## dot_product
module dot_product (
	input ap_clk,
	input ap_rst,
	output [16-1:0]  	memory_Addr_A,
	output 						memory_EN_A,
	output 						memory_WEN_A,
	output [32-1:0]	memory_Din_A,
	input  [32-1:0] 	memory_Dout_A,
	output [16-1:0]  	memory_Addr_B,
	output 						memory_EN_B,
	output 						memory_WEN_B,
	output [32-1:0]	memory_Din_B,
	input  [32-1:0] 	memory_Dout_B,
	input 						fifo_in_empty_n,
	input  [(3+2+16)-1:0]	fifo_in_dout,
	output 						fifo_in_read,
	input 						fifo_out_full_n,
	output 						fifo_out_write,
	output [(3+2+16)-1:0]	fifo_out_din
);
For scale: roughly 2,400 cells after synthesis, ~210 I/O pins.
clock: 7.8 ns
lec_check: 0
cap_margin: 40
core_margin: 2
core_utilization: 72
cts_cluster_size: 39
hold_slack_margin: 0.29
place_density_lb_addon: 0.26
slew_margin: 20
run.sh (not shown) runs the stock make flow with config.mk's settings and CLKGATE_MAP_FILE=.
The first run finished but failed the layout checks on setup timing.
Rerun with:
Settings changed: CAP_MARGIN 40 to 20, CTS_CLUSTER_SIZE 39 to 38, HOLD_SLACK_MARGIN 0.29 to unset, PLACE_DENSITY_LB_ADDON 0.26 to 0.24, SETUP_SLACK_MARGIN set to 0.33.
Clock period 7.8 ns to 4.67 ns, I/O delays scaled along.
What happened: With this change the flow died in global routing with GRT-0232. Synthesized area is unchanged. Die area does not change. Synthesized cell count is unchanged.

---

## P
Starting RTL as in the previous note.
Settings: LEC_CHECK=0, ABC_AREA=1, CAP_MARGIN=20, CORE_ASPECT_RATIO=0.5, CORE_MARGIN=2, CORE_UTILIZATION=72, CTS_CLUSTER_DIAMETER=345, CTS_CLUSTER_SIZE=96, PLACE_DENSITY_LB_ADDON=0.03, SETUP_SLACK_MARGIN=1.28, SLEW_MARGIN=20, TNS_END_PERCENT=5; clock period 4.43 ns.
P failed in global routing (5_1_grt) with GRT-0232.
The following lists how Q was set up differently from P:
# P
export LEC_CHECK = 0
export ABC_AREA = 1
export CAP_MARGIN = 20
export CORE_ASPECT_RATIO = 0.5
export CORE_MARGIN = 2
export CORE_UTILIZATION = 72
export CTS_CLUSTER_DIAMETER = 345
export CTS_CLUSTER_SIZE = 96
export PLACE_DENSITY_LB_ADDON = 0.03
export SETUP_SLACK_MARGIN = 1.28
export SLEW_MARGIN = 20
export TNS_END_PERCENT = 5
create_clock -name core_clock -period 4.43 [get_ports {ap_clk}]
# Q
export LEC_CHECK = 0
export ABC_AREA = 0
export CAP_MARGIN = 20
export CORE_ASPECT_RATIO = 0.5
export CORE_MARGIN = 2
export CORE_UTILIZATION = 72
export CTS_CLUSTER_DIAMETER = 345
export CTS_CLUSTER_SIZE = 96
export PLACE_DENSITY = 0.36
export SETUP_SLACK_MARGIN = 1.28
export SLEW_MARGIN = 20
export TNS_END_PERCENT = 5
create_clock -name core_clock -period 4.43 [get_ports {ap_clk}]
Results
Q completed end to end; final checks failed (setup timing).
Between P and Q, the flow reports per-instance average area after synthesis increasing by more than 10%.
Number of top-level design ports delta (Q -> P): insignificant
Distinct cell type count of the synthesized netlist (Q vs. P) increases by a little under 10%
Sort P and Q by simple-gate share of the synthesized area, ascending, and P comes first.
From P to Q, maximum clock insertion buffer count did not move at all.
Going from P to Q, xor/xnor cell area share of the yosys netlist moved up, share of cell area taken by muxes after synthesis moved up, cell count after synthesis moved down.

---

Setup of wip/violet:
Starting RTL as in the previous note.
## dot_product
module dot_product (
	input ap_clk,
	input ap_rst,
	output [16-1:0]  	memory_Addr_A,
	output 						memory_EN_A,
	output 						memory_WEN_A,
	output [32-1:0]	memory_Din_A,
	input  [32-1:0] 	memory_Dout_A,
	output [16-1:0]  	memory_Addr_B,
	output 						memory_EN_B,
	output 						memory_WEN_B,
	output [32-1:0]	memory_Din_B,
	input  [32-1:0] 	memory_Dout_B,
	input 						fifo_in_empty_n,
	input  [(3+2+16)-1:0]	fifo_in_dout,
	output 						fifo_in_read,
	input 						fifo_out_full_n,
	output 						fifo_out_write,
	output [(3+2+16)-1:0]	fifo_out_din
);
make LEC_CHECK=0 CAP_MARGIN=20 CORE_MARGIN=2 CORE_UTILIZATION=72 CTS_CLUSTER_DIAMETER=199 CTS_CLUSTER_SIZE=24 PLACE_DENSITY_LB_ADDON=0.26 SETUP_SLACK_MARGIN=0.63 SLEW_MARGIN=40 finish   # period 5.0 ns
The layout from wip/violet, despite a flow that completed every stage, fails the layout checks, with the failing checks listed as setup timing.
The inputs of wip/delta differ from those of wip/violet as listed below.
- swapping 40 for 20 in SLEW_MARGIN
- clearing PLACE_DENSITY_LB_ADDON, which used to be 0.26
Findings:
The flow for wip/violet finished, though final verification flagged setup timing. wip/delta did not finish; the tool stopped in 5_1_grt with error ODB-0269. Re register bit count reported by yosys: no difference whatsoever between wip/delta and wip/violet. Diff wip/violet -> wip/delta: placer's final routability congestion estimate -0.049, chip area in the Yosys report ~0 delta, area after synthesis ~0 delta, setup fix buffers added after clock tree synthesis +17. Relative to wip/violet, standard cell area after detailed placement has gone up in wip/delta.
> inputs changed (wip/delta -> wip/yarrow)
- removing CTS_CLUSTER_SIZE (formerly 24)
- changing SETUP_SLACK_MARGIN from 0.63 to 1.5
- removing CTS_CLUSTER_DIAMETER (formerly 199)
- setting PLACE_DENSITY_LB_ADDON to 0.24 for the first time
- changing the clock period (ns, I/O delays scaled along) from 5.0 to 8.23
==> comparison <==
Status wip/yarrow: flow complete, layout not clean - setup timing
wip/delta -> wip/yarrow: number of synthesized register bits flat
wip/yarrow vs wip/delta: cell total after placement down slightly
Number of synthesized flops with an enable pin delta (wip/delta -> wip/yarrow): insignificant
Diff wip/delta..wip/yarrow | number of I/O port buffers | unchanged
Against wip/delta as the reference, wip/yarrow delivers a lower final weighted congestion of routability-driven global placement.
Changes observed in wip/yarrow relative to wip/delta: post-CTS setup-driven buffer insertion count climbed 2, share of synthesized cell area in and, or, nand and nor gates saw little to no change, total placed instance area -2.5%, minimum setup slack after placement went up by 2.57 ns.
From wip/delta to wip/yarrow, area reported by Yosys stat did not move at all.
[inputs] wip/maple vs wip/yarrow
- PLACE_DENSITY_LB_ADDON no longer set, was 0.24
- CORE_UTILIZATION now 57, was 72
- the clock period (ns, I/O delays scaled along) now 5.98, was 8.23
==> results <==
- Status for wip/maple and wip/yarrow: no clean run
- STATUS run=wip/maple STAGES=ALL_DONE FINAL_CHECKS=FAILED CAUSE=setup timing
- Number of gates on the worst path with buffers counted: wip/maple higher than wip/yarrow
- Min met2 track demand over resource across wip/maple and wip/yarrow: wip/maple
- [wip/maple] final core utilization fell 17 points relative to wip/yarrow
- Worst hold slack: wip/maple < wip/yarrow
- Diff wip/maple and wip/yarrow: worst max-slew margin expressed relative to the limit lower in wip/maple
- From wip/yarrow to wip/maple the numbers moved as follows: met1 routed wirelength after detailed routing grew by about 10%, initial antenna violation count shrank by 2.
